### design/flow/config.mk
export PLATFORM = sky130hd
export DESIGN_NAME = axi4_slave
export DESIGN_NICKNAME = axi4_slave
export VERILOG_FILES = /design/flow/design.v
export SDC_FILE = /design/flow/constraint.sdc
export NUM_CORES = 4
export LEC_CHECK = 0
export CAP_MARGIN = 35
export CORE_MARGIN = 2
export CORE_UTILIZATION = 60
export GPL_ROUTABILITY_DRIVEN = 0
export PLACE_DENSITY = 0.6
export SLEW_MARGIN = 20
### design/flow/constraint.sdc
create_clock -name core_clock -period 141.0 [get_ports {ACLK}]
set_input_delay 28.2000 -clock core_clock [delete_from_list [all_inputs] [get_ports {ACLK}]]
set_output_delay 28.2000 -clock core_clock [all_outputs]
set_load 0.01 [all_outputs]
### design/flow/design.v
module axi4_slave #(
    parameter int          NUM_REGS   = 4     ,
    parameter integer      ID_WIDTH   = 4     ,
    parameter integer      ADDR_WIDTH = 32    ,
    parameter integer      DATA_WIDTH = 32    ,
    parameter logic [31:0] BASE_ADDR  = 32'h0
)(
    input  logic                     ACLK,
    input  logic                     ARESETN,
    input  logic [ID_WIDTH-1:0]       S_AXI_AWID     ,
    input  logic [ADDR_WIDTH-1:0]     S_AXI_AWADDR   ,
    input  logic [7:0]                S_AXI_AWLEN    ,
    input  logic [2:0]                S_AXI_AWSIZE   ,
    input  logic [1:0]                S_AXI_AWBURST  ,
    input  logic                      S_AXI_AWVALID  ,
    output logic                      S_AXI_AWREADY  ,
    input  logic [DATA_WIDTH-1:0]     S_AXI_WDATA    ,
    input  logic [(DATA_WIDTH/8)-1:0] S_AXI_WSTRB    ,
    input  logic                      S_AXI_WLAST    ,
    input  logic                      S_AXI_WVALID   ,
    output logic                      S_AXI_WREADY   ,
    output logic [ID_WIDTH-1:0]       S_AXI_BID      ,
    output logic [1:0]                S_AXI_BRESP    ,
    output logic                      S_AXI_BVALID   ,
    input  logic                      S_AXI_BREADY   ,
    input  logic [ID_WIDTH-1:0  ]     S_AXI_ARID     ,
    input  logic [ADDR_WIDTH-1:0]     S_AXI_ARADDR   ,
    input  logic [7:0]                S_AXI_ARLEN    ,
    input  logic [2:0]                S_AXI_ARSIZE   ,
    input  logic [1:0]                S_AXI_ARBURST  ,
    input  logic                      S_AXI_ARVALID  ,
    output logic                      S_AXI_ARREADY  ,
    output logic [ID_WIDTH-1:0  ]     S_AXI_RID      ,
    output logic [DATA_WIDTH-1:0]     S_AXI_RDATA    ,
    output logic [1:0]                S_AXI_RRESP    ,
    output logic                      S_AXI_RLAST    ,
    output logic                      S_AXI_RVALID   ,
    input  logic                      S_AXI_RREADY   ,
    output logic                      write_en        ,
    output logic                      read_en
);
localparam ADDR_LSB     = $clog2(DATA_WIDTH / 8);
localparam ADDR_INDEX_W = $clog2(NUM_REGS);
logic [DATA_WIDTH-1:0] regfile [NUM_REGS-1:0];  
logic [ADDR_INDEX_W-1:0] write_ptr;
typedef enum logic [1:0] {
    WR_IDLE,     
    WR_WAIT,     
    WR_DATA,     
    WR_RESP      
} wr_state_t;
wr_state_t wr_state, wr_next;
logic awc_hs, wc_hs; 
logic [ADDR_WIDTH-1:0]      addr_latch     ;
logic [ID_WIDTH-1:0]        awid_latch     ;
logic [7:0]  awlen_latch    ;
logic [2:0]  awsize_latch   ;
logic [1:0]  awburst_latch  ;
logic [DATA_WIDTH-1:0]      wdata_latch    ; 
logic [(DATA_WIDTH/8)-1:0]  wstrb_latch    ;
logic                       wlast_latch    ;
logic [ADDR_WIDTH-1:0]      awaddr_latch   ;
logic [11:0] wr_transfer_size, wr_wrap_start, wr_transfer_size_latch, wr_wrap_start_latch, wr_wrap_end, wr_wrap_end_latch;
assign wr_transfer_size = (awlen_latch + 1)*(2**awsize_latch);
assign wr_wrap_start    = (S_AXI_AWADDR/ wr_transfer_size) * wr_transfer_size;
assign wr_wrap_end      = wr_wrap_start + wr_transfer_size;
logic [7:0] wr_beat_count;  
logic awaddr_err, wstrb_err, wr_burst_err;
always_comb begin
    wr_next = wr_state;  
    case(wr_state)
        WR_IDLE : if (S_AXI_AWVALID || S_AXI_WVALID)                          wr_next = WR_WAIT;
        WR_WAIT : if (awc_hs && wc_hs)                                        wr_next = WR_DATA;
        WR_DATA : if (S_AXI_WLAST || wstrb_err || awaddr_err || wr_burst_err) wr_next = WR_RESP;
        WR_RESP : if (S_AXI_BREADY)                                           wr_next = WR_IDLE;
    endcase
end
always_ff @(posedge ACLK or negedge ARESETN) begin
    if (!ARESETN)
        wr_state <= WR_IDLE;
    else
        wr_state <= wr_next;
end
always_ff @(posedge ACLK or negedge ARESETN) begin
    if (!ARESETN) begin
        S_AXI_AWREADY          <=  0    ;
        awc_hs                 <= '0    ;
        awid_latch             <= '0    ;
        awlen_latch            <= '0    ;
        awsize_latch           <= '0    ;
        awburst_latch          <= '0    ;
        awaddr_err             <= '0    ;
        wr_burst_err           <= '0    ;
        S_AXI_WREADY           <=  0    ;
        wr_beat_count          <=  0    ;
        write_ptr              <= '0    ;  
        wc_hs                  <= '0    ;
        wr_transfer_size_latch <= '0    ;
        wr_wrap_start_latch    <= '0    ;
        wr_wrap_end_latch      <= '0    ;
        wstrb_err              <= '0    ;
        S_AXI_BID              <= '0    ;
        S_AXI_BVALID           <= '0    ;
        S_AXI_BRESP            <= 2'b00 ;
        for (int r = 0; r < NUM_REGS; r++)
            regfile[r]         <= '0    ;
    end
    else begin
        case(wr_state)
            WR_IDLE: begin
                S_AXI_AWREADY          <= '0;
                S_AXI_WREADY           <= '0;
                awc_hs                 <= '0;
                awid_latch             <= '0;
                awlen_latch            <= '0;
                awsize_latch           <= '0;
                awburst_latch          <= '0;
                write_ptr              <= '0;
                wr_transfer_size_latch <= '0;
                wr_wrap_start_latch    <= '0;
                wr_wrap_end_latch      <= '0;
                S_AXI_BID              <= '0;
                S_AXI_BRESP            <= '0;
                S_AXI_BVALID           <= '0;
                awaddr_err             <= '0;
                wr_burst_err           <= '0;
                wstrb_err              <= '0;
            end
            WR_WAIT: begin
                if(S_AXI_AWVALID) begin
                    S_AXI_AWREADY          <= 1'b1              ;
                    awc_hs                 <= 1'b1              ;
                    awid_latch             <= S_AXI_AWID        ;
                    awlen_latch            <= S_AXI_AWLEN       ;
                    awsize_latch           <= S_AXI_AWSIZE      ;
                    awburst_latch          <= S_AXI_AWBURST     ;
                    awaddr_latch           <= S_AXI_AWADDR      ;
                    write_ptr              <= S_AXI_AWADDR[4:2] ;
                    wr_transfer_size_latch <= wr_transfer_size  ;
                    wr_wrap_start_latch    <= wr_wrap_start     ;
                    wr_wrap_end_latch      <= wr_wrap_end       ;
                end
                S_AXI_WREADY <= 1'b1;
                if(S_AXI_WVALID) begin
                    wc_hs        <= 1'b1;
                end
            end
            WR_DATA: begin
                S_AXI_AWREADY <= 1'b0;  
                if(!(wstrb_err || awaddr_err || wr_burst_err) && wr_beat_count < awlen_latch + 1) begin
                    for (int i = 0; i < DATA_WIDTH/8; i++) begin
                        if (S_AXI_WSTRB[i])
                            regfile[write_ptr][8*i +: 8] <= S_AXI_WDATA[8*i +: 8];
                    end
                    wr_beat_count <= wr_beat_count + 1;
                    case(awburst_latch)  
                        2'b00: write_ptr <= write_ptr;       
                        2'b01: begin
                            if(write_ptr >= awlen_latch) begin
                                awaddr_err <= 1'b1;
                            end
                            else begin
                                write_ptr <= write_ptr + 1;   
                            end
                        end
                        2'b10: begin                         
                            if (write_ptr + 1 == wr_wrap_end_latch) begin
                                write_ptr <= wr_wrap_start_latch;
                            end
                            else begin
                                write_ptr <= write_ptr + 1;
                            end
                        end
                        2'b11:  wr_burst_err <= 1'b1;   
                    endcase
                end
                if(S_AXI_WSTRB == '0) begin
                    wstrb_err <= 1'b1;
                end
                if (wr_beat_count == 0) begin
                    if(!(awaddr_latch[1:0] == 2'b00)) begin
                        awaddr_err <= 1'b1;
                    end
                end
                if(wr_beat_count > 0) begin
                    if (write_ptr < awaddr_latch[ADDR_LSB +: ADDR_INDEX_W] || write_ptr > awaddr_latch[ADDR_LSB +: ADDR_INDEX_W] + (1 << ADDR_INDEX_W) - 1) begin
                        awaddr_err <=1'b1;
                    end
                end
            end
            WR_RESP: begin
                wr_beat_count <= '0;
                S_AXI_WREADY  <= 1'b0;
                S_AXI_BVALID  <= 1'b1;
                S_AXI_BID     <= awid_latch;
                S_AXI_BRESP  <= (awaddr_err)                ? 2'b11 :   
                                (wstrb_err || wr_burst_err) ? 2'b10 :   
                                                              2'b00 ;   
                if (S_AXI_BREADY && S_AXI_BVALID) begin
                    awc_hs        <= 1'b0;
                    wc_hs         <= 1'b0;
                    S_AXI_BVALID  <= 1'b0;
                    write_ptr     <= '0;
                end
            end
        endcase
    end
end
typedef enum logic [1:0] {
    RD_IDLE,     
    RD_WAIT,     
    RD_DATA      
} rd_state_t;
rd_state_t rd_state, rd_next;
logic ar_hs;
logic [7:0] rd_beat_count;
logic ar_err, r_burst_err;
always_comb begin
    rd_next = rd_state;
    case(rd_state)
        RD_IDLE: if (S_AXI_ARVALID)                               rd_next = RD_WAIT;
        RD_WAIT: if (ar_hs )                                      rd_next = RD_DATA;
        RD_DATA: if (rd_beat_count == 0 || ar_err || r_burst_err) rd_next = RD_IDLE;
    endcase
end
always_ff @(posedge ACLK or negedge ARESETN) begin
    if(!ARESETN) begin
        rd_state <= RD_IDLE;
    end
    else begin
        rd_state <= rd_next;
    end
end
logic [ADDR_INDEX_W-1:0] read_ptr;
logic [ADDR_WIDTH-1:0]  arid_latch    ;
logic [7:0]             arlen_latch   ;
logic [2:0]             arsize_latch  ;
logic [ADDR_WIDTH-1:0]  araddr_latch  ;
logic [1:0]             arburst_latch ;
logic                   rd_complete   ;
logic [11:0] rd_transfer_size, rd_wrap_start, rd_transfer_size_latch, rd_wrap_start_latch, rd_wrap_end, rd_wrap_end_latch;
assign rd_transfer_size = (arlen_latch + 1)*(2**arsize_latch);
assign rd_wrap_start    = (S_AXI_ARADDR/ rd_transfer_size) * rd_transfer_size;
assign rd_wrap_end      = rd_wrap_start + rd_transfer_size;
always_ff @(posedge ACLK or negedge ARESETN) begin
    if(!ARESETN) begin
        S_AXI_ARREADY <=  0   ;
        S_AXI_RID     <= '0   ;
        S_AXI_RDATA   <= '0   ;
        S_AXI_RRESP   <= 2'b00;
        S_AXI_RLAST   <=  0   ;
        S_AXI_RVALID  <=  0   ;
        read_ptr      <= '0   ;
        ar_hs         <=  0   ;
    end
    else begin
        case(rd_state)
            RD_IDLE: begin
                S_AXI_ARREADY          <=  0;
                S_AXI_RLAST            <=  0;
                S_AXI_RVALID           <=  0;
                ar_hs                  <=  0;
                arid_latch             <= '0;
                arlen_latch            <= '0;
                arsize_latch           <= '0;
                araddr_latch           <= '0;
                r_burst_err            <= '0;
                ar_err                 <= '0;
                arburst_latch          <= '0;
                read_ptr               <= '0;
                rd_beat_count          <= '0;
                rd_transfer_size_latch <= '0;
                rd_wrap_start_latch    <= '0;
                rd_wrap_end_latch      <= '0;
            end
            RD_WAIT: begin
                S_AXI_ARREADY          <= 1'b1              ;
                ar_hs                  <= 1'b1              ;
                arid_latch             <= S_AXI_ARID        ;
                arlen_latch            <= S_AXI_ARLEN       ;
                araddr_latch           <= S_AXI_ARADDR      ;
                arsize_latch           <= S_AXI_ARSIZE      ;
                arburst_latch          <= S_AXI_ARBURST     ;
                read_ptr               <= S_AXI_ARADDR[4:2] ;
                rd_beat_count          <= arlen_latch + 1   ;
                rd_transfer_size_latch <= rd_transfer_size  ;
                rd_wrap_start_latch    <= rd_wrap_start     ;   
                rd_wrap_end_latch      <= rd_wrap_end       ;
            end
            RD_DATA: begin
                S_AXI_ARREADY          <= 1'b0;
                if (rd_beat_count == arlen_latch + 1 && !(araddr_latch[1:0] == 2'b00)) begin
                    ar_err <= 1'b1;
                    if (S_AXI_RREADY) begin
                        S_AXI_RVALID <= 1'b1;
                        S_AXI_RLAST  <= 1'b1;
                        S_AXI_RID    <= arid_latch;
                        S_AXI_RRESP  <= 2'b11;
                    end
                end
                else if (rd_beat_count == arlen_latch && (read_ptr < araddr_latch[4:2] || read_ptr > araddr_latch[4:2] + 7)) begin
                    ar_err <= 1'b1;
                    if (S_AXI_RREADY) begin
                        S_AXI_RVALID <= 1'b1;
                        S_AXI_RLAST  <= 1'b1;
                        S_AXI_RID    <= arid_latch;
                        S_AXI_RRESP  <= 2'b11;
                    end
                end
                else if (arburst_latch == 2'b11) begin
                    r_burst_err <= 1'b1;
                    if (S_AXI_RREADY) begin
                        S_AXI_RVALID <= 1'b1;
                        S_AXI_RLAST  <= 1'b1;
                        S_AXI_RID    <= arid_latch;
                        S_AXI_RRESP  <= 2'b01;
                    end
                end
                else begin
                    if(rd_beat_count > 1 && S_AXI_RREADY) begin
                        S_AXI_RVALID <= 1'b1;
                        S_AXI_RDATA  <= regfile[read_ptr];
                        S_AXI_RID    <= arid_latch;
                        case(arburst_latch)
                            2'b00: read_ptr <= read_ptr;         
                            2'b01: 
                                if(read_ptr >= arlen_latch) begin
                                    ar_err <= 1'b1;
                                end
                                else begin 
                                read_ptr <= read_ptr + 1;     
                                end
                            2'b10:                               
                                if (read_ptr + 1 == rd_wrap_end_latch) begin
                                    read_ptr <= rd_wrap_start_latch;
                                end
                                else begin
                                    read_ptr <= read_ptr + 1;
                                end
                        endcase
                        rd_beat_count <= rd_beat_count - 1;
                    end
                    else if (rd_beat_count == 1 && S_AXI_RREADY) begin
                        S_AXI_RVALID <= 1'b1;
                        S_AXI_RLAST  <= 1'b1;
                        S_AXI_RDATA  <= regfile[read_ptr];
                        S_AXI_RID    <= arid_latch;
                        S_AXI_RRESP  <= (ar_err)      ? 2'b11 :   
                                        (r_burst_err) ? 2'b10 :   
                                                        2'b00 ;   
                        rd_beat_count <= 0;
                    end
                end
            end
        endcase
    end
end
assign write_en = awc_hs && wc_hs;
assign read_en  = ar_hs;
endmodule
### design/flow/run.sh
#!/bin/bash
# the make line also repeats each setting of config.mk as NAME=value (left out here)
make -C /OpenROAD-flow-scripts/flow DESIGN_CONFIG=/design/flow/config.mk WORK_HOME=/design/flow/orfs CLKGATE_MAP_FILE= finish
==> flow_summary.yaml, run 1 <==
# flow metrics
run_status:
  outcome: "finished clean"
hold_path:
  min_path_type: "reg -> reg"
  hold_start: "S_AXI_RDATA[17]"
  hold_end: "S_AXI_RDATA[17]"
  hold_depth: 2
place:
  placed_cells: 9356
  pre_cts_ws_ps: 2730
  io_buffers: 193
  hpwl_um: 142000
clocking:
  htreeDepth: 1
  clk_latency_ps: 560
  clockBufferDepth: 3
  cts_buffers: 28
  root_buffer: "clkbuf_16"
  clk_pin_slew_ps: 60
  cts_tree: "built"
  cts.sinks: 284
synthesis:
  synthTopLogicFamily: "AND-OR/OR-AND gates"
  ys_sh_xor: 0.0576
  muxShareOfSynthArea: 0.0606
  ff_type: "dfrtp_1"
  post_synth.cell_area_avg_sq_um: 7.67
  common_cells: "793 x ha_1, 741 x nand2_1, 731 x nor2_1"
  yosysCellCount: 8007
  edf_count: 50
  synth_area_sq_um: 61400
  ys_types: 141
  synth.cellmix.simpleShare: 0.245
  yosysMostFrequentCell: "ha_1"
  yosys.area_share.adder: 0.211
  yosysTopAreaCell: "ha_1"
  netlist.area_leader.share: 0.162
  aoi_share: 0.262
  synth_cells: 8007
  synth.area.top_cells: "ha_1 16%, dfrtp_1 9.5%, o21a_1 5.3%, fa_1 4.9%, mux2_2 4.7%"
  ys_warn_count: 2
  synth-seq-cells: 284
  yosys_area_sq_um: 61400
  ys_seq_frac: 0.120
  async_reset_ff_frac: 0.824
  fp_nets: 9092
floorplan:
  die_w_um: 324
  ioPinCount: 194
  fp_util: 0.604
  coreArea_sq_um: 102000
  dieHeight_um: 324
  die_area_sq_um: 105000
  rows: 117
detailed_routing:
  drt-total-wl_um: 181000
  drc: 0
  routed_via_density: 6.49
  ant_nets: 0
  first_pass_iters: 8
  vias: 61194
  wire_per_inst_um: 19.2
  drtIter0Drc: 5669
critical_path:
  worstPathArrival_ps: 133860
  path_delay_family: "AND-OR/OR-AND gates"
  cp_num_buf_inv: 22
  end_kind: "register"
  worstReg2RegStart: "arlen_latch[0]"
  r2r_setup_slack_ps: 29640
  path_common_cell: "o21a_1"
  worstReg2RegEnd: "rd_wrap_end_latch[11]"
  critPathSlowestCell: "or4_1"
  criticalPathCategory: "in -> reg"
  crit_path_max_fanout: 35
  startpoint: "S_AXI_AWADDR[31]"
  r2r_cells: 492
  endpoint: "wr_wrap_end_latch[11]"
  cp.required_ps: 141420
  cp-start-kind: "input port"
  cp.depth: 469
  cpPeakStageDelay_ps: 770
global_route:
  grt_max_degree: 73
  first_global_vias: 56685
  grt_pass1_wl_um: 291000
  antenna_found_initial: 11
  track_usage: 0.332
  gr-total-overflow: 0
final_layout:
  area_growth_pct: 7.19
  comb_area_sq_um: 51700
  final_util: 0.648
  final_cell_count_no_fill: 9427
  seq_area_sq_um: 7360
  nFillCells: 9118
  num-nets-final: 9115
timing:
  fmax_mhz: 7.49
  tns_ps: 0
  setup_viol: 0
  slew_headroom: 0.352
  slew_viol_final: 0
  period_used_share: 0.946
  tightest_slew_ps: 965
  skew_ps: 22.1
  min_period_ps: 133440
  hold_violations: 0
  setup_ws_ps: 7560
run:
  openroad.warnings: 40
  drv_cap: 0
-- what timing repair did --
action | 4_1_cts | 5_1_grt
setup endpoints to repair | 0 | 17
resized | 0 | 47
hold endpoints to repair | 0 | 0
buffers inserted | 0 | 1
hold buffers | 0 | 0
-- stage by stage --
| stage | area (sq um) | hold slack [ps] |
|---|---|---|
| finish | 65800 | 478 |
| global route | 65800 | 495 |
| CTS | 65500 | 480 |
| detailed placement | 64600 | 467 |
| global placement | 64500 | 456 |
| floorplan | 61400 | 442 |
-- layer usage --
layer	vias up	global-route usage	part of all wire
li1	29842	-	-
met4	6	0.0796	0.023
met3	310	0.0314	0.069
met1	28916	0.477	0.47
met5	-	0	0.00021
met2	2120	0.535	0.44
-- layout make-up --
cell class	count	area share
tap	1368	0.0260
sequential	284	0.112
clock inverter	11	0.00108
timing repair buffer	279	0.0405
inverter	406	0.0232
clock buffer	41	0.0124
antenna	7	0.000266
multi-input combinational	7031	0.785
==> inputs of run 2 (changes only) <==
CAP_MARGIN = 20   (was 35)
CORE_UTILIZATION = 57   (was 60)
GPL_ROUTABILITY_DRIVEN = unset   (was 0)
clock period = 160.0 ns   (was 141.0 ns; I/O delays follow)
==> run 2 against run 1 <==
Effect of this change: sequential cell count is the same; critical path type unchanged; clock-buffer cell count increased by 5; area after synthesis is the same.
==> flow_summary.yaml, run 2 <==
# flow metrics
run_status:
  outcome: "finished clean"
synthesis:
  synth.area.top_cells: "ha_1 16%, dfrtp_1 9.5%, o21a_1 5.3%, fa_1 4.9%, mux2_2 4.7%"
  yosysTopAreaCell: "ha_1"
  ys_types: 141
  synth-seq-cells: 284
  ys_sh_xor: 0.0576
  yosys_area_sq_um: 61400
  aoi_share: 0.262
  synth_cells: 8007
  edf_count: 50
  ff_type: "dfrtp_1"
  synthTopLogicFamily: "AND-OR/OR-AND gates"
  post_synth.cell_area_avg_sq_um: 7.67
  common_cells: "793 x ha_1, 741 x nand2_1, 731 x nor2_1"
  netlist.area_leader.share: 0.162
  ys_warn_count: 2
  ys_seq_frac: 0.120
  muxShareOfSynthArea: 0.0606
  synth.cellmix.simpleShare: 0.245
  yosys.area_share.adder: 0.211
  yosysMostFrequentCell: "ha_1"
  yosysCellCount: 8007
  async_reset_ff_frac: 0.824
  synth_area_sq_um: 61400
  fp_nets: 9092
global_route:
  grt_pass1_wl_um: 299000
  gr-total-overflow: 0
  first_global_vias: 57377
  antenna_found_initial: 11
  track_usage: 0.320
  grt_max_degree: 70
critical_path:
  cp.depth: 453
  worstReg2RegStart: "awlen_latch[0]"
  worstPathArrival_ps: 145130
  path_common_cell: "o21a_1"
  cpPeakStageDelay_ps: 1030
  criticalPathCategory: "in -> reg"
  endpoint: "wr_wrap_end_latch[11]"
  cp.required_ps: 160430
  startpoint: "S_AXI_AWADDR[31]"
  r2r_cells: 469
  cp-start-kind: "input port"
  crit_path_max_fanout: 35
  path_delay_family: "AND-OR/OR-AND gates"
  end_kind: "register"
  r2r_setup_slack_ps: 41560
  cp_num_buf_inv: 16
  critPathSlowestCell: "or4_1"
  worstReg2RegEnd: "wr_wrap_end_latch[11]"
clocking:
  clk_latency_ps: 560
  htreeDepth: 1
  postCtsSetupBuffers: 0
  root_buffer: "clkbuf_16"
  cts.sinks: 284
  cts_buffers: 29
  clk_pin_slew_ps: 60
  cts_hold_buf: 0
  cts_tree: "built"
  ctsResizeCount: 0
  clockBufferDepth: 3
detailed_routing:
  ant_nets: 0
  drc: 0
  vias: 60693
  drtIter0Drc: 5009
  drt-total-wl_um: 183000
  routed_via_density: 6.43
  wire_per_inst_um: 19.3
  first_pass_iters: 7
place:
  placedInstanceArea_sq_um: 64500
  place.gp.congestion: 0.959
  hpwl_um: 144000
  io_buffers: 193
floorplan:
  ioPinCount: 194
  dieHeight_um: 332
  coreArea_sq_um: 107000
  die_w_um: 332
  die_area_sq_um: 110000
  rows: 120
  fp_util: 0.574
hold_path:
  min_path_type: "reg -> reg"
  hold_end: "wr_wrap_end_latch[8]"
  hold_depth: 2
  hold_start: "wr_wrap_end_latch[8]"
run:
  drv_cap: 0
  openroad.warnings: 40
timing:
  period_used_share: 0.904
  tns_ps: 0
  min_period_ps: 144700
  slew_viol_final: 0
  setup_viol: 0
  rsz0062_at_grt: "false"
  hold_violations: 0
  skew_ps: 17.7
  fmax_mhz: 6.91
  slew_headroom: 0.276
  tightest_slew_ps: 1080
final_layout:
  num-nets-final: 9096
  final_cell_area_sq_um: 65500
  area_growth_pct: 6.61
## run 2: per-stage QoR
step           hold WS, ps  worst slack [ps]  std cells  utilization
2_1_floorplan          442             29560       8007            -
3_3_place_gp           458             17750       9381        0.604
3_5_place_dp           463             16860       9382        0.604
4_1_cts                477             16960       9436        0.612
5_1_grt                494              6290       9443        0.612
6_report               473             15300       9445        0.612
## run 2: per-layer routing
metal | vias to the layer above | track usage | share of wire
met5 | - | 0 | 0.00018
met4 | 6 | 0.0691 | 0.020
met1 | 28755 | 0.469 | 0.48
met2 | 1841 | 0.511 | 0.44
met3 | 269 | 0.0239 | 0.056
li1 | 29822 | - | -
## run 2: cell type report
| cell class | count | area (sq um) |
|---|---|---|
| fillers | 9914 | 41400 |
| flip-flops and latches | 284 | 7360 |
| diodes | 8 | 20.0 |
| repair buffers | 260 | 2450 |
| clock inverters | 8 | 82.6 |
| multi-input cells | 7030 | 51500 |
| inverters | 406 | 1530 |
| well taps | 1403 | 1760 |
| clock buffers | 46 | 810 |
==> inputs of run 3 (changes only) <==
CAP_MARGIN = 0   (was 20)
CELL_PAD_IN_SITES_GLOBAL_PLACEMENT = 1   (was unset)
CORE_ASPECT_RATIO = 1.87   (was unset)
CORE_UTILIZATION = 23   (was 57)
CTS_CLUSTER_DIAMETER = 65   (was unset)
CTS_CLUSTER_SIZE = 44   (was unset)
PLACE_DENSITY = unset   (was 0.6)
SLEW_MARGIN = 0   (was 20)
TNS_END_PERCENT = 10   (was unset)
clock period = 200.0 ns   (was 160.0 ns; I/O delays follow)
==> run 3 against run 2 <==
Effect of this change: still clean on timing, DRC and antenna; first-iteration DRC count down 45%; worst hold slack better by 1.0 ps; area after synthesis unchanged; wire length grew 24%; via count increased by 0.52%; final area is 4.9% higher; cell count increased by 23%; clock-buffer cell count decreased by 8; sequential share of layout area is 0.53 points lower.
==> flow_summary.yaml, run 3 <==
# flow metrics
run_status:
  outcome: "finished clean"
synthesis:
  async_reset_ff_frac: 0.824
  synth-seq-cells: 284
  post_synth.cell_area_avg_sq_um: 7.67
  synth_area_sq_um: 61400
  yosysTopAreaCell: "ha_1"
  synthTopLogicFamily: "AND-OR/OR-AND gates"
  yosysMostFrequentCell: "ha_1"
  ff_type: "dfrtp_1"
  synth.area.top_cells: "ha_1 16%, dfrtp_1 9.5%, o21a_1 5.3%, fa_1 4.9%, mux2_2 4.7%"
  aoi_share: 0.262
  common_cells: "793 x ha_1, 741 x nand2_1, 731 x nor2_1"
  yosysCellCount: 8007
  ys_warn_count: 2
  netlist.area_leader.share: 0.162
  synth.cellmix.simpleShare: 0.245
  synth_cells: 8007
  edf_count: 50
  yosys.area_share.adder: 0.211
  yosys_area_sq_um: 61400
  ys_seq_frac: 0.120
  ys_types: 141
  fp_nets: 9092
  ys_sh_xor: 0.0576
  muxShareOfSynthArea: 0.0606
floorplan:
  dieHeight_um: 711
  die_area_sq_um: 271000
  ioPinCount: 194
  rows: 259
  die_w_um: 382
  fp_util: 0.231
  coreArea_sq_um: 266000
critical_path:
  cpPeakStageDelay_ps: 860
  cp-start-kind: "input port"
  crit_path_max_fanout: 37
  worstReg2RegEnd: "rd_wrap_end_latch[11]"
  r2r_cells: 489
  worstReg2RegStart: "arlen_latch[0]"
  startpoint: "S_AXI_ARADDR[31]"
  worstPathArrival_ps: 155330
  path_common_cell: "o21a_1"
  path_delay_family: "AND-OR/OR-AND gates"
  cp.depth: 469
  end_kind: "register"
  cp.required_ps: 200280
  critPathSlowestCell: "a221oi_1"
  criticalPathCategory: "in -> reg"
  r2r_setup_slack_ps: 77830
  endpoint: "rd_wrap_end_latch[11]"
  cp_num_buf_inv: 16
timing:
  rsz0062_at_grt: "false"
  slew_headroom: 0.236
  tightest_slew_ps: 1130
  setup_ws_ps: 44960
  min_period_ps: 155050
  tns_ps: 0
  skew_ps: 58.3
  setup_viol: 0
  fmax_mhz: 6.45
  hold_violations: 0
  slew_viol_final: 0
  fin_hold_ws_ps: 474
  period_used_share: 0.775
global_route:
  grt_max_degree: 84
  grt_pass1_wl_um: 352000
  gr-total-overflow: 0
  first_global_vias: 63129
  track_usage: 0.162
  antenna_found_initial: 16
place:
  place.gp.congestion: 0.892
  hpwl_um: 186000
  io_buffers: 193
  placed_cells: 11529
  placedInstanceArea_sq_um: 67400
  pre_cts_ws_ps: 44500
hold_path:
  hold_start: "arid_latch[1]"
  hold_end: "S_AXI_RID[1]"
  min_path_type: "reg -> reg"
  hold_depth: 1
final_layout:
  final_cell_area_sq_um: 68700
  area_growth_pct: 11.8
  final_util: 0.258
  nFillCells: 29215
  num-nets-final: 9127
  final_cell_count_no_fill: 11593
detailed_routing:
  vias: 61008
  drc: 0
  ant_nets: 0
  wire_per_inst_um: 19.6
  drt-total-wl_um: 227000
  drtIter0Drc: 2730
  routed_via_density: 5.26
  first_pass_iters: 6
run:
  drv_cap: 0
  openroad.warnings: 38
clocking:
  cts_buffers: 34
  postCtsSetupBuffers: 0
  clk_pin_slew_ps: 60
  htreeDepth: 2
  ctsResizeCount: 0
  root_buffer: "clkbuf_16"
  clockBufferDepth: 3
  clk_latency_ps: 600
  cts_hold_buf: 0
  cts.sinks: 284
  cts_tree: "built"
## run 3: layout make-up
cell class | instances | area [sq um] | share of cell area
Multi-Input combinational cell | 7030 | 51500 | 0.749
Clock inverter | 24 | 385 | 0.00561
Tap cell | 3523 | 4410 | 0.0642
Timing Repair Buffer | 286 | 2640 | 0.0384
Antenna cell | 2 | 5.00 | 0.0000729
Sequential cell | 284 | 7360 | 0.107
Inverter | 406 | 1530 | 0.0222
Clock buffer | 38 | 897 | 0.0131
## run 3: routing by layer
layer | wire, um | GRT usage | up-vias | share of wire
met4 | 11300 | 0.0745 | 18 | 0.050
met3 | 7240 | 0.0166 | 494 | 0.032
met2 | 127000 | 0.335 | 1215 | 0.56
li1 | - | - | 29793 | -
met1 | 81000 | 0.157 | 29488 | 0.36
met5 | 131 | 0 | - | 0.00058
==> inputs of run 4 (changes only) <==
ABC_AREA = 1   (was unset)
CAP_MARGIN = 20   (was 0)
CELL_PAD_IN_SITES_GLOBAL_PLACEMENT = unset   (was 1)
CORE_ASPECT_RATIO = unset   (was 1.87)
CORE_UTILIZATION = 58   (was 23)
CTS_CLUSTER_DIAMETER = unset   (was 65)
CTS_CLUSTER_SIZE = 86   (was 44)
HOLD_SLACK_MARGIN = 0.28   (was unset)
PLACE_DENSITY = 0.6   (was unset)
SLEW_MARGIN = 20   (was 0)
TNS_END_PERCENT = unset   (was 10)
clock period = 107.0 ns   (was 200.0 ns; I/O delays follow)
==> run 4 against run 3 <==
Effect of this change: still clean on timing, DRC and antenna; register-to-register slack got worse by 55000 ps; area after synthesis is 13% higher; worst setup slack worse by 38000 ps; clock-buffer cell count is 8 higher; highest routed layer unchanged.
==> flow_summary.yaml, run 4 <==
# flow metrics
timing:
  period_used_share: 0.935
  hold_violations: 0
  tns_ps: 0
  slew_headroom: 0.336
  setup_viol: 0
  min_period_ps: 100060
  slew_viol_final: 0
  skew_ps: 40.9
  tightest_slew_ps: 996
  setup_ws_ps: 6940
  fmax_mhz: 9.99
detailed_routing:
  wire_per_inst_um: 16.6
  drt-total-wl_um: 213000
  drc: 0
  routed_via_density: 5.58
  vias: 71732
  ant_nets: 0
  drtIter0Drc: 5115
  first_pass_iters: 8
synthesis:
  yosysTopAreaCell: "nand2_1"
  fp_nets: 12022
  muxShareOfSynthArea: 0.000790
  yosysMostFrequentCell: "nand2_1"
  synth_area_sq_um: 69600
  yosys.area_share.adder: 0.186
  yosys_area_sq_um: 69600
  common_cells: "2,712 x nand2_1, 1,679 x inv_1, 801 x nor2_1"
  netlist.area_leader.share: 0.146
  ff_type: "dfrtp_1"
  synth-seq-cells: 284
  ys_seq_frac: 0.106
  ys_warn_count: 2
  synth_cells: 10937
  yosysCellCount: 10937
  ys_types: 100
  async_reset_ff_frac: 0.824
  post_synth.cell_area_avg_sq_um: 6.37
  ys_sh_xor: 0.0773
  synth.area.top_cells: "nand2_1 15%, ha_1 14%, inv_1 9.0%, dfrtp_1 8.3%, o21ai_0 5.6%"
  synth.cellmix.simpleShare: 0.358
  edf_count: 50
  aoi_share: 0.149
  synthTopLogicFamily: "simple AND/OR/NAND/NOR gates"
critical_path:
  endpoint: "rd_wrap_end_latch[11]"
  cp_num_buf_inv: 118
  cp.depth: 572
  path_common_cell: "nand2_1"
  critPathSlowestCell: "fa_1"
  cpPeakStageDelay_ps: 550
  r2r_setup_slack_ps: 22690
  r2r_cells: 591
  crit_path_max_fanout: 21
  cp-start-kind: "input port"
  criticalPathCategory: "in -> reg"
  cp.required_ps: 107390
  end_kind: "register"
  startpoint: "S_AXI_ARADDR[31]"
  worstPathArrival_ps: 100450
  worstReg2RegEnd: "rd_wrap_end_latch[11]"
  worstReg2RegStart: "arlen_latch[0]"
  path_delay_family: "AND-OR/OR-AND gates"
clocking:
  clk_latency_ps: 650
  htreeDepth: 1
  clockBufferDepth: 3
  clk_pin_slew_ps: 60
  cts_buffers: 31
  cts_tree: "built"
  cts.sinks: 284
  root_buffer: "clkbuf_16"
  cts_hold_buf: 0
final_layout:
  area_growth_pct: 9.91
  final_util: 0.641
  final_cell_count_no_fill: 12864
  comb_area_sq_um: 54900
  seq_area_sq_um: 7360
  nFillCells: 11397
  num-nets-final: 12307
place:
  place.gp.congestion: 0.996
  io_buffers: 193
  pre_cts_ws_ps: -6100
  hpwl_um: 169000
  placed_cells: 12627
global_route:
  gr-total-overflow: 0
  first_global_vias: 66685
  grt_max_degree: 105
  grt_pass1_wl_um: 339000
  antenna_found_initial: 11
  track_usage: 0.333
floorplan:
  die_area_sq_um: 123000
  coreArea_sq_um: 119000
  fp_util: 0.583
  die_w_um: 351
  ioPinCount: 194
  dieHeight_um: 351
  rows: 127
hold_path:
  hold_start: "wr_wrap_end_latch[11]"
  hold_end: "wr_wrap_end_latch[11]"
  min_path_type: "reg -> reg"
  hold_depth: 2
run:
  openroad.warnings: 42
  drv_cap: 0
run_status:
  outcome: "finished clean"
==> run 4: per-stage QoR <==
step | hold WS (ps) | area (sq um)
after detailed placement | 466 | 73000
after global placement | 457 | 73000
after floorplan | 449 | 69600
after global routing | 499 | 76500
after CTS | 482 | 74300
final | 478 | 76500
==> run 4: final cells by class <==
type,count,share of cell area
Clock inverter,11,0.00155
Tap cell,1612,0.0263
Timing Repair Buffer,498,0.0559
Multi-Input combinational cell,8607,0.717
Clock buffer,46,0.0122
Antenna cell,6,0.000196
Inverter,1791,0.0898
Sequential cell,284,0.0961
Timing Repair inverter,9,0.000687
==> run 4: what timing repair did <==
action / 4_1_cts / 5_1_grt
gates cloned: 9 / 8
endpoints found under the setup margin: 14 / 28
gates resized: 37 / 299
endpoints found under the hold margin: 0 / 0
pin swaps: 6 / 79
buffers inserted: 10 / 147
==> run 4: metal layers <==
metal / share of wire / vias to the layer above / track usage
li1: - / 36127 / -
met1: 0.44 / 33199 / 0.435
met2: 0.46 / 2013 / 0.569
met3: 0.056 / 387 / 0.0328
met4: 0.039 / 6 / 0.121
met5: 0.00017 / - / 0
==> inputs of run 5 (changes only) <==
CORE_UTILIZATION = 64   (was 58)
CTS_CLUSTER_SIZE = 95   (was 86)
HOLD_SLACK_MARGIN = unset   (was 0.28)
TNS_END_PERCENT = 15   (was unset)
clock period = 97.0 ns   (was 107.0 ns; I/O delays follow)
==> run 5 against run 4 <==
Effect of this change: clock-buffer cell count down 9; first-iteration DRC count up 12%; cell count rose by 0.70%; sequential share of layout area down 0.41 points; wire length about the same; via count up 4.1%; synthesized cell count stayed put; area after synthesis did not move; worst hold slack improved by 5.5 ps; critical path type unchanged.
==> flow_summary.yaml, run 5 <==
# flow metrics
run_status:
  outcome: "finished clean"
timing:
  min_period_ps: 93940
  fmax_mhz: 10.6
  setup_ws_ps: 3060
  slew_viol_final: 0
  slew_headroom: 0.303
  setup_viol: 0
  period_used_share: 0.968
  tightest_slew_ps: 1040
  tns_ps: 0
  skew_ps: 23.5
  hold_violations: 0
final_layout:
  area_growth_pct: 14.9
  nFillCells: 9031
  seq_area_sq_um: 7360
  num-nets-final: 12601
  comb_area_sq_um: 56200
critical_path:
  path_delay_family: "AND-OR/OR-AND gates"
  cp.required_ps: 97320
  worstReg2RegEnd: "rd_wrap_end_latch[11]"
  cp.depth: 581
  startpoint: "S_AXI_ARADDR[31]"
  cpPeakStageDelay_ps: 540
  r2r_setup_slack_ps: 16790
  worstReg2RegStart: "arlen_latch[0]"
  end_kind: "register"
  endpoint: "rd_wrap_end_latch[11]"
  worstPathArrival_ps: 94260
  crit_path_max_fanout: 15
  cp_num_buf_inv: 126
  criticalPathCategory: "in -> reg"
  r2r_cells: 597
  critPathSlowestCell: "fa_1"
  cp-start-kind: "input port"
  path_common_cell: "inv_1"
global_route:
  grt_max_degree: 89
  antenna_found_initial: 8
  first_global_vias: 69656
  grt_pass1_wl_um: 337000
  track_usage: 0.356
  gr-total-overflow: 0
synthesis:
  ff_type: "dfrtp_1"
  synth_cells: 10937
  ys_sh_xor: 0.0773
  netlist.area_leader.share: 0.146
  post_synth.cell_area_avg_sq_um: 6.37
  yosysMostFrequentCell: "nand2_1"
  ys_seq_frac: 0.106
  yosysCellCount: 10937
  async_reset_ff_frac: 0.824
  synth.cellmix.simpleShare: 0.358
  yosys_area_sq_um: 69600
  synth-seq-cells: 284
  aoi_share: 0.149
  ys_types: 100
  edf_count: 50
  common_cells: "2,712 x nand2_1, 1,679 x inv_1, 801 x nor2_1"
  synth_area_sq_um: 69600
  muxShareOfSynthArea: 0.000790
  synth.area.top_cells: "nand2_1 15%, ha_1 14%, inv_1 9.0%, dfrtp_1 8.3%, o21ai_0 5.6%"
  fp_nets: 12022
  synthTopLogicFamily: "simple AND/OR/NAND/NOR gates"
  yosysTopAreaCell: "nand2_1"
  yosys.area_share.adder: 0.186
  ys_warn_count: 2
detailed_routing:
  vias: 74682
  drc: 0
  drtIter0Drc: 5715
  first_pass_iters: 7
  routed_via_density: 5.77
  ant_nets: 0
  drt-total-wl_um: 214000
  wire_per_inst_um: 16.5
place:
  pre_cts_ws_ps: -3140
  hpwl_um: 163000
  place.gp.congestion: 1.01
  io_buffers: 193
hold_path:
  hold_start: "arid_latch[2]"
  hold_end: "S_AXI_RID[2]"
  min_path_type: "reg -> reg"
  hold_depth: 1
floorplan:
  coreArea_sq_um: 108000
  die_area_sq_um: 111000
  die_w_um: 334
  fp_util: 0.642
  dieHeight_um: 334
  rows: 121
  ioPinCount: 194
clocking:
  root_buffer: "clkbuf_16"
  cts_tree: "built"
  cts_buffers: 27
  cts.sinks: 284
  clk_latency_ps: 570
  clk_pin_slew_ps: 70
  htreeDepth: 1
  clockBufferDepth: 3
run:
  openroad.warnings: 41
  drv_cap: 0
[run 5: through the flow]
step / hold slack [ps] / cell area (sq um) / cells / utilization
floorplan: 449 / 70500 / 10937 / -
global placement: 465 / 74400 / 12563 / 0.686
detailed placement: 468 / 74400 / 12564 / 0.686
CTS: 488 / 75700 / 12642 / 0.698
global route: 504 / 80000 / 12954 / 0.738
finish: 483 / 80000 / 12954 / 0.738
[run 5: metal layers]
layer	GRT usage	part of all wire
met4	0.0930	0.030
met2	0.621	0.47
met3	0.0331	0.069
met5	0	0.00017
met1	0.469	0.43
[run 5: layout make-up]
class,count,share of cell area
inverters,1791,0.0869
flip-flops and latches,284,0.0920
diodes,5,0.000156
multi-input cells,8606,0.703
repair inverters,9,0.000813
well taps,1414,0.0221
clock inverters,11,0.00111
repair buffers,797,0.0840
clock buffers,37,0.00968
[run 5: what timing repair did]
item                       4_1_cts  5_1_grt
pin swaps                       19      357
hold buffers                     0        0
cloned                           7       11
setup endpoints to repair       17       28
setup buffers                   23      295
gates resized                   57      533
==> inputs of run 6 (changes only) <==
ABC_AREA = 0   (was 1)
CAP_MARGIN = 10   (was 20)
CELL_PAD_IN_SITES_DETAIL_PLACEMENT = 0   (was unset)
CELL_PAD_IN_SITES_GLOBAL_PLACEMENT = 1   (was unset)
CORE_UTILIZATION = 30   (was 64)
CTS_CLUSTER_SIZE = 74   (was 95)
GPL_ROUTABILITY_DRIVEN = 1   (was unset)
MAX_ROUTING_LAYER = met5   (was unset)
PLACE_DENSITY = unset   (was 0.6)
PLACE_DENSITY_LB_ADDON = 0.1   (was unset)
TNS_END_PERCENT = 25   (was 15)
clock period = 194.0 ns   (was 97.0 ns; I/O delays follow)
==> run 6 against run 5 <==
Effect of this change: final area down 16%; register-to-register slack better by 59000 ps; sequential share of layout area up 1.7 points; global-route usage down 16 points; cell count down 17%; highest routed layer unchanged; sequential cell count unchanged; via count down 20%; clock-buffer cell count up 10; worst hold slack worse by 4.4 ps; first-iteration DRC count down 39%; largest cell class unchanged.
==> flow_summary.yaml, run 6 <==
# flow metrics
timing:
  tightest_slew_ps: 1120
  slew_headroom: 0.253
  min_period_ps: 150900
  hold_violations: 0
  slew_viol_final: 0
  fmax_mhz: 6.63
  period_used_share: 0.778
  skew_ps: 16.7
  setup_viol: 0
  tns_ps: 0
  rsz0062_at_grt: "false"
place:
  placed_cells: 10683
  placedInstanceArea_sq_um: 66300
  hpwl_um: 171000
  place.gp.congestion: 0.856
  io_buffers: 193
critical_path:
  criticalPathCategory: "in -> reg"
  cp_num_buf_inv: 21
  crit_path_max_fanout: 35
  worstReg2RegEnd: "wr_wrap_end_latch[11]"
  worstReg2RegStart: "awlen_latch[0]"
  cp.required_ps: 194430
  r2r_setup_slack_ps: 75920
  cp.depth: 460
  endpoint: "wr_wrap_end_latch[11]"
  cpPeakStageDelay_ps: 900
  end_kind: "register"
  r2r_cells: 476
  cp-start-kind: "input port"
  startpoint: "S_AXI_AWADDR[31]"
  path_delay_family: "AND-OR/OR-AND gates"
  path_common_cell: "o21a_1"
  worstPathArrival_ps: 151330
  critPathSlowestCell: "or4_1"
final_layout:
  num-nets-final: 9114
  area_growth_pct: 9.76
  final_cell_count_no_fill: 10743
  final_cell_area_sq_um: 67400
  nFillCells: 21854
floorplan:
  dieHeight_um: 456
  fp_util: 0.301
  coreArea_sq_um: 204000
  die_area_sq_um: 208000
  ioPinCount: 194
  die_w_um: 456
  rows: 166
detailed_routing:
  wire_per_inst_um: 19.7
  routed_via_density: 5.55
  drtIter0Drc: 3496
  vias: 59601
  ant_nets: 0
  drc: 0
  first_pass_iters: 7
  drt-total-wl_um: 211000
global_route:
  met1_usage: 0.291
  met3_usage: 0.0112
  grt.met2_usage: 0.316
  grt_pass1_wl_um: 335000
  track_usage: 0.196
  gr-total-overflow: 0
  grt_max_degree: 71
  antenna_found_initial: 11
  first_global_vias: 58151
  top_usage_layer: "met2"
synthesis:
  ys_warn_count: 2
  netlist.area_leader.share: 0.162
  muxShareOfSynthArea: 0.0606
  synth_cells: 8007
  ys_sh_xor: 0.0576
  common_cells: "793 x ha_1, 741 x nand2_1, 731 x nor2_1"
  yosysCellCount: 8007
  async_reset_ff_frac: 0.824
  synth-seq-cells: 284
  yosysMostFrequentCell: "ha_1"
  synthTopLogicFamily: "AND-OR/OR-AND gates"
  synth_area_sq_um: 61400
  synth.cellmix.simpleShare: 0.245
  ys_types: 141
  edf_count: 50
  post_synth.cell_area_avg_sq_um: 7.67
  yosys.area_share.adder: 0.211
  aoi_share: 0.262
  ys_seq_frac: 0.120
  yosysTopAreaCell: "ha_1"
  fp_nets: 9092
  ff_type: "dfrtp_1"
  yosys_area_sq_um: 61400
  synth.area.top_cells: "ha_1 16%, dfrtp_1 9.5%, o21a_1 5.3%, fa_1 4.9%, mux2_2 4.7%"
run:
  drv_cap: 0
  openroad.warnings: 38
clocking:
  cts_hold_buf: 0
  root_buffer: "clkbuf_16"
  clk_pin_slew_ps: 60
  cts_buffers: 31
  postCtsSetupBuffers: 0
  cts_tree: "built"
  htreeDepth: 1
  ctsResizeCount: 0
  clockBufferDepth: 3
  cts.sinks: 284
  clk_latency_ps: 570
hold_path:
  min_path_type: "reg -> reg"
  hold_end: "S_AXI_RDATA[2]"
  hold_depth: 2
  hold_start: "S_AXI_RDATA[2]"
run_status:
  outcome: "finished clean"
[run 6: per-layer routing]
metal	vias to the layer above	wire, um	share of wire
li1	29834	-	-
met1	28584	110000	0.52
met2	1028	92300	0.44
met3	153	6310	0.030
met4	2	3170	0.015
met5	-	13	0.000061
[run 6: cell type report]
cell class,count,area [sq um],area share
multi-input combinational,7030,51500,0.764
clock buffer,47,947,0.0141
timing repair buffer,276,2570,0.0382
tap,2688,3360,0.0499
antenna,3,7.51,0.000111
inverter,406,1530,0.0226
sequential,284,7360,0.109
clock inverter,9,128,0.00189
[run 6: metrics by stage]
step	hold WS [ps]	worst slack (ps)	util
5_1_grt	502	33320	0.330
3_5_place_dp	463	42930	0.325
4_1_cts	477	43050	0.330
3_3_place_gp	458	42950	0.325
6_report	479	43100	0.330
2_1_floorplan	442	56760	-
==> inputs of run 7 (changes only) <==
ABC_AREA = 1   (was 0)
CAP_MARGIN = 20   (was 10)
CELL_PAD_IN_SITES_DETAIL_PLACEMENT = unset   (was 0)
CELL_PAD_IN_SITES_GLOBAL_PLACEMENT = unset   (was 1)
CORE_UTILIZATION = 65   (was 30)
CTS_CLUSTER_DIAMETER = 351   (was unset)
CTS_CLUSTER_SIZE = unset   (was 74)
GPL_ROUTABILITY_DRIVEN = unset   (was 1)
MAX_ROUTING_LAYER = unset   (was met5)
PLACE_DENSITY = 0.6   (was unset)
PLACE_DENSITY_LB_ADDON = unset   (was 0.1)
TNS_END_PERCENT = 5   (was 25)
clock period = 92.1 ns   (was 194.0 ns; I/O delays follow)
==> run 7 against run 6 <==
Effect of this change: still clean; non-clock buffer count grew 923; area after synthesis increased by 13%; global-route usage is 16 points higher; core utilization increased by 46 points; worst hold slack better by 5.5 ps; critical path depth rose by 105; die area fell by 47%; via count increased by 30%; synthesized cell count is 37% higher; clock skew up 8.8 ps; critical endpoint is now rd_wrap_end_latch[11].
==> flow_summary.yaml, run 7 <==
# flow metrics
final_layout:
  final_cell_count_no_fill: 13351
  final_cell_area_sq_um: 84500
  final_util: 0.792
  seq_area_sq_um: 7360
  nFillCells: 7945
  comb_area_sq_um: 57500
  num-nets-final: 13005
  area_growth_pct: 21.3
synthesis:
  synthTopLogicFamily: "simple AND/OR/NAND/NOR gates"
  common_cells: "2,712 x nand2_1, 1,679 x inv_1, 801 x nor2_1"
  muxShareOfSynthArea: 0.000790
  ys_warn_count: 2
  yosys.area_share.adder: 0.186
  yosysMostFrequentCell: "nand2_1"
  synth.area.top_cells: "nand2_1 15%, ha_1 14%, inv_1 9.0%, dfrtp_1 8.3%, o21ai_0 5.6%"
  async_reset_ff_frac: 0.824
  ff_type: "dfrtp_1"
  netlist.area_leader.share: 0.146
  yosysCellCount: 10937
  synth_cells: 10937
  synth-seq-cells: 284
  edf_count: 50
  synth.cellmix.simpleShare: 0.358
  synth_area_sq_um: 69600
  ys_types: 100
  yosysTopAreaCell: "nand2_1"
  aoi_share: 0.149
  post_synth.cell_area_avg_sq_um: 6.37
  fp_nets: 12022
  ys_sh_xor: 0.0773
  ys_seq_frac: 0.106
  yosys_area_sq_um: 69600
hold_path:
  hold_depth: 2
  min_path_type: "reg -> reg"
  hold_end: "regfile[0][19]"
  hold_start: "regfile[0][19]"
clocking:
  htreeDepth: 1
  cts_tree: "built"
  root_buffer: "clkbuf_16"
  cts_hold_buf: 0
  cts.sinks: 284
  clockBufferDepth: 3
  clk_latency_ps: 590
  clk_pin_slew_ps: 60
  cts_buffers: 30
critical_path:
  endpoint: "rd_wrap_end_latch[11]"
  critPathSlowestCell: "fa_1"
  r2r_cells: 581
  cp_num_buf_inv: 116
  cp-start-kind: "input port"
  r2r_setup_slack_ps: 14620
  startpoint: "S_AXI_ARADDR[31]"
  cp.depth: 565
  crit_path_max_fanout: 8
  end_kind: "register"
  cp.required_ps: 92440
  cpPeakStageDelay_ps: 490
  path_common_cell: "a21oi_2"
  path_delay_family: "AND-OR/OR-AND gates"
  worstPathArrival_ps: 90270
  criticalPathCategory: "in -> reg"
  worstReg2RegStart: "arlen_latch[0]"
  worstReg2RegEnd: "rd_wrap_end_latch[11]"
global_route:
  track_usage: 0.361
  first_global_vias: 70500
  antenna_found_initial: 11
  grt_pass1_wl_um: 338000
  gr-total-overflow: 0
  grt_max_degree: 99
floorplan:
  fp_util: 0.653
  die_area_sq_um: 110000
  rows: 120
  dieHeight_um: 331
  die_w_um: 331
  ioPinCount: 194
  coreArea_sq_um: 107000
timing:
  skew_ps: 25.5
  min_period_ps: 89940
  period_used_share: 0.977
  slew_headroom: 0.310
  setup_viol: 0
  hold_violations: 0
  fmax_mhz: 11.1
  rsz0062_at_grt: "true"
  slew_viol_final: 0
  tightest_slew_ps: 1030
place:
  io_buffers: 193
  placedInstanceArea_sq_um: 76700
  hpwl_um: 163000
  place.gp.congestion: 0.990
  placed_cells: 12860
detailed_routing:
  drc: 0
  vias: 77461
  drt-total-wl_um: 221000
  routed_via_density: 5.80
  ant_nets: 0
  wire_per_inst_um: 16.6
  first_pass_iters: 9
  drtIter0Drc: 6890
run:
  drv_cap: 0
  openroad.warnings: 42
run_status:
  outcome: "finished clean"
-- run 7: area by class of cell --
| cell class | instances | area share |
|---|---|---|
| Clock buffer | 40 | 0.0104 |
| Timing Repair Buffer | 1199 | 0.116 |
| Clock inverter | 15 | 0.00173 |
| Multi-Input combinational cell | 8605 | 0.681 |
| Antenna cell | 5 | 0.000148 |
| Tap cell | 1403 | 0.0208 |
| Sequential cell | 284 | 0.0871 |
| Timing Repair inverter | 9 | 0.000785 |
| Inverter | 1791 | 0.0820 |
-- run 7: layer usage --
| metal | up-vias | GRT usage | share of wire |
|---|---|---|---|
| met2 | 3241 | 0.622 | 0.47 |
| met3 | 706 | 0.0322 | 0.073 |
| met5 | - | 0 | 0.00022 |
| met1 | 35948 | 0.479 | 0.41 |
| met4 | 8 | 0.107 | 0.039 |
| li1 | 37558 | - | - |
-- run 7: repair_timing --
item | CTS | global route
pin swaps | 25 | 653
buffers inserted | 25 | 383
gates resized | 77 | 887
setup endpoints to repair | 18 | 28
cloned | 6 | 18
-- run 7: metrics by stage --
stage          worst slack, ps  hold slack [ps]  TNS, ps
6_report                  2160              484        0
3_5_place_dp             -3150              471   -35250
2_1_floorplan            -3720              449   -53820
5_1_grt                  -2870              497   -28010
3_3_place_gp              -674              456    -1480
4_1_cts                   25.7              488        0
==> inputs of run 8 (changes only) <==
CORE_UTILIZATION = 70   (was 65)
CTS_CLUSTER_SIZE = 37   (was unset)
clock period = 87.2 ns   (was 92.1 ns; I/O delays follow)
==> run 8 against run 7 <==
Effect of this change: the flow now stops in 5_1_grt; area after synthesis stayed put; die area decreased by 7.1%; synthesized cell count stayed put.
==> flow_summary.yaml, run 8 <==
# generated from flow reports
run_status:
  outcome: "stopped before the end"
  stop_stage: "5_1_grt"
  firstError: "[ERROR GRT-0232] Routing congestion too high. Check the congestion heatmap in the GUI."
synthesis:
  synth_area_sq_um: 69600
  yosys_area_sq_um: 69600
  ys_types: 100
  synth.cellmix.simpleShare: 0.358
  yosysCellCount: 10937
  synthTopLogicFamily: "simple AND/OR/NAND/NOR gates"
  common_cells: "2,712 x nand2_1, 1,679 x inv_1, 801 x nor2_1"
  fp_nets: 12022
  async_reset_ff_frac: 0.824
  aoi_share: 0.149
  ys_warn_count: 2
  yosysMostFrequentCell: "nand2_1"
  ys_sh_xor: 0.0773
  synth_cells: 10937
  yosys.area_share.adder: 0.186
  ys_seq_frac: 0.106
  edf_count: 50
  synth-seq-cells: 284
  synth.area.top_cells: "nand2_1 15%, ha_1 14%, inv_1 9.0%, dfrtp_1 8.3%, o21ai_0 5.6%"
  ff_type: "dfrtp_1"
  netlist.area_leader.share: 0.146
  yosysTopAreaCell: "nand2_1"
  post_synth.cell_area_avg_sq_um: 6.37
  muxShareOfSynthArea: 0.000790
floorplan:
  dieHeight_um: 319
  rows: 115
  fp_util: 0.707
  ioPinCount: 194
  coreArea_sq_um: 98600
  die_w_um: 319
  die_area_sq_um: 102000
clocking:
  cts.sinks: 284
  clockBufferDepth: 3
  root_buffer: "clkbuf_16"
  cts_buffers: 11
  htreeDepth: 1
place:
  place.gp.congestion: 1.04
  io_buffers: 193
  placed_cells: 13801
  hpwl_um: 180000
global_route:
  track_usage: 0.745
  gr-total-overflow: 1216
run 8: repair_timing:
action                                  in CTS
resized                                    290
endpoints found under the hold margin        0
setup buffers                              282
endpoints found under the setup margin      28
gates cloned                                 5
pin swaps                                  236
hold buffers                                 0
run 8: metal layers:
metal  GRT usage  overflow
met4       0.674       330
met3       0.588       110
met2       0.935       687
met1       0.739        82
met5       0.438         7
run 8: metrics by stage:
step	cell area (sq um)	worst slack, ps	utilization
after floorplan	70600	-7640	-
after global placement	84500	-3150	0.857
after detailed placement	84500	-6240	0.858
after CTS	87800	-1140	0.891
==> inputs of run 9 (changes only) <==
ABC_AREA = unset   (was 1)
CAP_MARGIN = 5   (was 20)
CELL_PAD_IN_SITES_DETAIL_PLACEMENT = 1   (was unset)
CELL_PAD_IN_SITES_GLOBAL_PLACEMENT = 1   (was unset)
CORE_MARGIN = 8   (was 2)
CORE_UTILIZATION = 22   (was 70)
CTS_CLUSTER_DIAMETER = unset   (was 351)
CTS_CLUSTER_SIZE = 38   (was 37)
GPL_ROUTABILITY_DRIVEN = 0   (was unset)
GPL_TIMING_DRIVEN = 1   (was unset)
HOLD_SLACK_MARGIN = -0.1   (was unset)
MAX_ROUTING_LAYER = met5   (was unset)
MIN_ROUTING_LAYER = met1   (was unset)
PLACE_DENSITY = unset   (was 0.6)
PLACE_DENSITY_LB_ADDON = 0.01   (was unset)
SETUP_SLACK_MARGIN = 0.22   (was unset)
SLEW_MARGIN = 15   (was 20)
TNS_END_PERCENT = 75   (was 5)
clock period = 155.0 ns   (was 87.2 ns; I/O delays follow)
==> run 9 against run 8 <==
Effect of this change: the run now finishes clean; area after synthesis decreased by 12%; die area increased to 2.9 times the previous value; synthesized cell count decreased by 27%.
==> flow_summary.yaml, run 9 <==
# flow metrics
run_status:
  outcome: "finished clean"
detailed_routing:
  routed_via_density: 5.12
  wire_per_inst_um: 21.7
  vias: 60493
  first_pass_iters: 6
  drt-total-wl_um: 256000
  ant_nets: 0
  drc: 0
  drtIter0Drc: 2621
critical_path:
  startpoint: "S_AXI_AWADDR[31]"
  worstPathArrival_ps: 145080
  cp-start-kind: "input port"
  r2r_cells: 475
  cp.depth: 459
  cpPeakStageDelay_ps: 940
  criticalPathCategory: "in -> reg"
  worstReg2RegStart: "awlen_latch[0]"
  path_common_cell: "o21a_1"
  path_delay_family: "AND-OR/OR-AND gates"
  critPathSlowestCell: "nor4b_1"
  cp.required_ps: 155410
  r2r_setup_slack_ps: 34990
  endpoint: "wr_wrap_end_latch[11]"
  crit_path_max_fanout: 35
  end_kind: "register"
  worstReg2RegEnd: "wr_wrap_end_latch[11]"
  cp_num_buf_inv: 19
synthesis:
  yosysCellCount: 8007
  aoi_share: 0.262
  ff_type: "dfrtp_1"
  synthTopLogicFamily: "AND-OR/OR-AND gates"
  yosysTopAreaCell: "ha_1"
  fp_nets: 9092
  async_reset_ff_frac: 0.824
  synth_area_sq_um: 61400
  edf_count: 50
  ys_sh_xor: 0.0576
  ys_seq_frac: 0.120
  ys_warn_count: 2
  ys_types: 141
  netlist.area_leader.share: 0.162
  post_synth.cell_area_avg_sq_um: 7.67
  yosysMostFrequentCell: "ha_1"
  synth.area.top_cells: "ha_1 16%, dfrtp_1 9.5%, o21a_1 5.3%, fa_1 4.9%, mux2_2 4.7%"
  yosys_area_sq_um: 61400
  synth_cells: 8007
  yosys.area_share.adder: 0.211
  muxShareOfSynthArea: 0.0606
  synth-seq-cells: 284
  common_cells: "793 x ha_1, 741 x nand2_1, 731 x nor2_1"
  synth.cellmix.simpleShare: 0.245
floorplan:
  ioPinCount: 194
  coreArea_sq_um: 278000
  dieHeight_um: 544
  die_area_sq_um: 296000
  die_w_um: 544
  fp_util: 0.221
  rows: 194
timing:
  tightest_slew_ps: 1140
  setup_viol: 0
  setup_ws_ps: 10320
  hold_violations: 0
  slew_viol_final: 0
  skew_ps: 23.5
  min_period_ps: 144680
  fmax_mhz: 6.91
  rsz0062_at_grt: "false"
  tns_ps: 0
  slew_headroom: 0.231
  period_used_share: 0.933
clocking:
  clk_latency_ps: 550
  cts_buffers: 35
  cts.sinks: 284
  clockBufferDepth: 3
  postCtsSetupBuffers: 0
  cts_hold_buf: 0
  clk_pin_slew_ps: 60
  ctsResizeCount: 0
  root_buffer: "clkbuf_16"
  htreeDepth: 2
  cts_tree: "built"
place:
  placedInstanceArea_sq_um: 67800
  io_buffers: 193
  hpwl_um: 211000
  pre_cts_ws_ps: 6820
final_layout:
  nFillCells: 33292
  area_growth_pct: 12.5
  final_cell_area_sq_um: 69100
  final_util: 0.248
  num-nets-final: 9150
hold_path:
  hold_start: "S_AXI_RDATA[9]"
  hold_end: "S_AXI_RDATA[9]"
  hold_depth: 2
  min_path_type: "reg -> reg"
global_route:
  gr-total-overflow: 0
  antenna_found_initial: 4
  first_global_vias: 63586
  grt_max_degree: 66
  grt_pass1_wl_um: 398000
  track_usage: 0.168
run:
  drv_cap: 0
  openroad.warnings: 38
## run 9: metal layers
metal	wire [um]	share of wire	global-route usage
met5	0	0	0
met4	2260	0.0088	0.0151
met3	4530	0.018	0.00846
met2	111000	0.43	0.269
met1	138000	0.54	0.255
## run 9: metrics by stage
step	hold slack (ps)	std cells
2_1_floorplan	442	8007
3_3_place_gp	458	11752
3_5_place_dp	467	11752
4_1_cts	481	11815
5_1_grt	493	11815
6_report	476	11818
## run 9: layout make-up
class	count	area, sq um	share of cell area
repair buffers	308	2800	0.0405
clock inverters	10	119	0.00172
inverters	406	1530	0.0221
multi-input cells	7030	51500	0.746
diodes	3	7.51	0.000109
well taps	3724	4660	0.0675
clock buffers	53	1070	0.0154
flip-flops and latches	284	7360	0.107
